==> 11-22 <==
Design pcie_pio_ctrl, start of the top module:
module pcie_pio_ctrl (
  input          clk,
  input          reset,
  input          tvalid,
  input  [63:0]  tdata,
  output         tready,
  input  [7:0]   tstrb,
  input  [21:0]  tuser,
  input          tlast,
  output [7:0]   cfg_addr,
  output [31:0]  cfg_wr_data,
  output         cfg_rd_cmd,
  output         cfg_wr_cmd,
  input  [31:0]  cfg_rd_data,
  input          cfg_valid,
  output         fifo0_wr_cmd,
  output [131:0] fifo0_wr_data,
  input          fifo0_empty_flag,
  input          fifo0_full_flag,
  input          fifo0_prog_full_flag,
  input          fifo1_full_flag,
  input          fifo1_empty_flag,
  output         fifo1_rd_cmd,
  input  [131:0] fifo1_rd_data,
  input  [7:0]   cfg_bus_number,
  input  [4:0]   cfg_device_number,
  input  [2:0]   cfg_function_number,
  input          lnk_up,
  input          cfg_to_turnoff,
  output         cfg_to_turnoff_ok,
  output         tx_tvalid,
  output [63:0]  tx_tdata,
  input          tx_tready,
  output [7:0]   tx_tstrb,
  output         tx_tlast
);
  wire [7:0]  a4lm_addr;
  wire [31:0] a4lm_wr_data;
  ...
Settings: LEC_CHECK=0, ABC_AREA=1, CAP_MARGIN=0, CORE_MARGIN=2, CORE_UTILIZATION=72, CTS_CLUSTER_DIAMETER=318, CTS_CLUSTER_SIZE=10, PLACE_DENSITY=0.38, SLEW_MARGIN=20; clock period 7.58 ns.
run.sh (not shown) runs the stock make flow with config.mk's settings and CLKGATE_MAP_FILE=.
==> 01-06: changes against 11-22 <==
Settings changed: ABC_AREA 1 to not set, CAP_MARGIN 0 to 20, CORE_UTILIZATION 72 to 62, CTS_CLUSTER_DIAMETER 318 to 262, CTS_CLUSTER_SIZE 10 to not set, PLACE_DENSITY 0.38 to not set.
==> flow/constraint.sdc (replaced) <==
create_clock -name core_clock -period 4.26 [get_ports {clk}]
set_input_delay 0.8520 -clock core_clock [delete_from_list [all_inputs] [get_ports {clk}]]
set_output_delay 0.8520 -clock core_clock [all_outputs]
set_load 0.01 [all_outputs]
==> run_results.csv <==
group,metric,value,unit
setup_path,r2r-start,"u_enc.counter[1]",
power_and_ir_drop,p_seq_share,51.8,%
power_and_ir_drop,power_leakage,25.8,nW
outcome,status,"complete, no violations",
synthesis,ys_sh_simple,19.1,%
# the run above: 11-22

==> run_results.csv <==
group,metric,value,unit
setup_path,worstPathCellList,"or4_4, nor4_2, nand2b_1, buf_4, o211ai_1, o21ai_0, a21oi_1",
outcome,status,"complete, no violations",
power_and_ir_drop,p_seq_share,52.0,%
synthesis,ys_sh_simple,16.2,%
# the run above: 01-06



==> inputs of run D <==
pcie_pio_ctrl again, from the RTL that the note above started with.
// pcie_pio_ctrl
module pcie_pio_ctrl (
  input          clk,
  input          reset,
  input          tvalid,
  input  [63:0]  tdata,
  output         tready,
  input  [7:0]   tstrb,
  input  [21:0]  tuser,
  input          tlast,
  output [7:0]   cfg_addr,
  output [31:0]  cfg_wr_data,
  output         cfg_rd_cmd,
  output         cfg_wr_cmd,
  input  [31:0]  cfg_rd_data,
  input          cfg_valid,
  output         fifo0_wr_cmd,
  output [131:0] fifo0_wr_data,
  input          fifo0_empty_flag,
  input          fifo0_full_flag,
  input          fifo0_prog_full_flag,
  input          fifo1_full_flag,
  input          fifo1_empty_flag,
  output         fifo1_rd_cmd,
  input  [131:0] fifo1_rd_data,
  input  [7:0]   cfg_bus_number,
  input  [4:0]   cfg_device_number,
  input  [2:0]   cfg_function_number,
  input          lnk_up,
  input          cfg_to_turnoff,
  output         cfg_to_turnoff_ok,
  output         tx_tvalid,
  output [63:0]  tx_tdata,
  input          tx_tready,
  output [7:0]   tx_tstrb,
  output         tx_tlast
);
make LEC_CHECK=0 ABC_AREA=0 CAP_MARGIN=20 CELL_PAD_IN_SITES_DETAIL_PLACEMENT=2 CORE_ASPECT_RATIO=1.67 CORE_MARGIN=9 CORE_UTILIZATION=36 GPL_TIMING_DRIVEN=0 PLACE_DENSITY_LB_ADDON=0.02 SLEW_MARGIN=20 TNS_END_PERCENT=90 finish   # period 8.77 ns
==> inputs of run A, as changes to run D <==
CELL_PAD_IN_SITES_DETAIL_PLACEMENT = 0   (was 2)
CORE_MARGIN = 2   (was 9)
CORE_UTILIZATION = 72   (was 36)
CTS_CLUSTER_DIAMETER = 66   (was unset)
GPL_TIMING_DRIVEN = 1   (was 0)
SETUP_SLACK_MARGIN = 0.69   (was unset)
==> flow/constraint.sdc (replaced) <==
create_clock -name core_clock -period 2.87 [get_ports {clk}]
set_input_delay 0.5740 -clock core_clock [delete_from_list [all_inputs] [get_ports {clk}]]
set_output_delay 0.5740 -clock core_clock [all_outputs]
set_load 0.01 [all_outputs]
==> GITHUB_STEP_SUMMARY <==
## PnR job results

| Metric | Value |
|---|---|
| Count of fill cells added during filler insertion | 3237 |
| Pre-placement core utilization | 72.4% |
| Reg-to-reg endpoint | u_enc.tx_tdata[26]$_SDFFE_PP0P_ |
| Multi-input gate count | 3125 |
| Internal power | 0.0313 W |
| Status | finished clean |
| Multi-input combinational area share | 30.0% |
| Share of total power in sequential cells | 54.3% |
[end of results for run A]
==> GITHUB_STEP_SUMMARY <==
## PnR job results

| Metric | Value |
|---|---|
| Pre-placement core utilization | 36.3% |
| Multi-input combinational area share | 29.1% |
| Share of total power in sequential cells | 50.4% |
| Internal power | 0.0111 W |
| Status | finished clean |
| Library cell with the largest summed area after synthesis | sky130_fd_sc_hd__edfxtp_1 |
| Reg-to-reg endpoint | u_rf.array_reg[4][12]$_SDFFCE_PN1P_ |
| Multi-input gate count | 3124 |
| Number of buffer and inverter instances along the worst setup path | 2 |
[end of results for run D]
Power figures rest on the tool's default switching activity, not on a simulated workload.
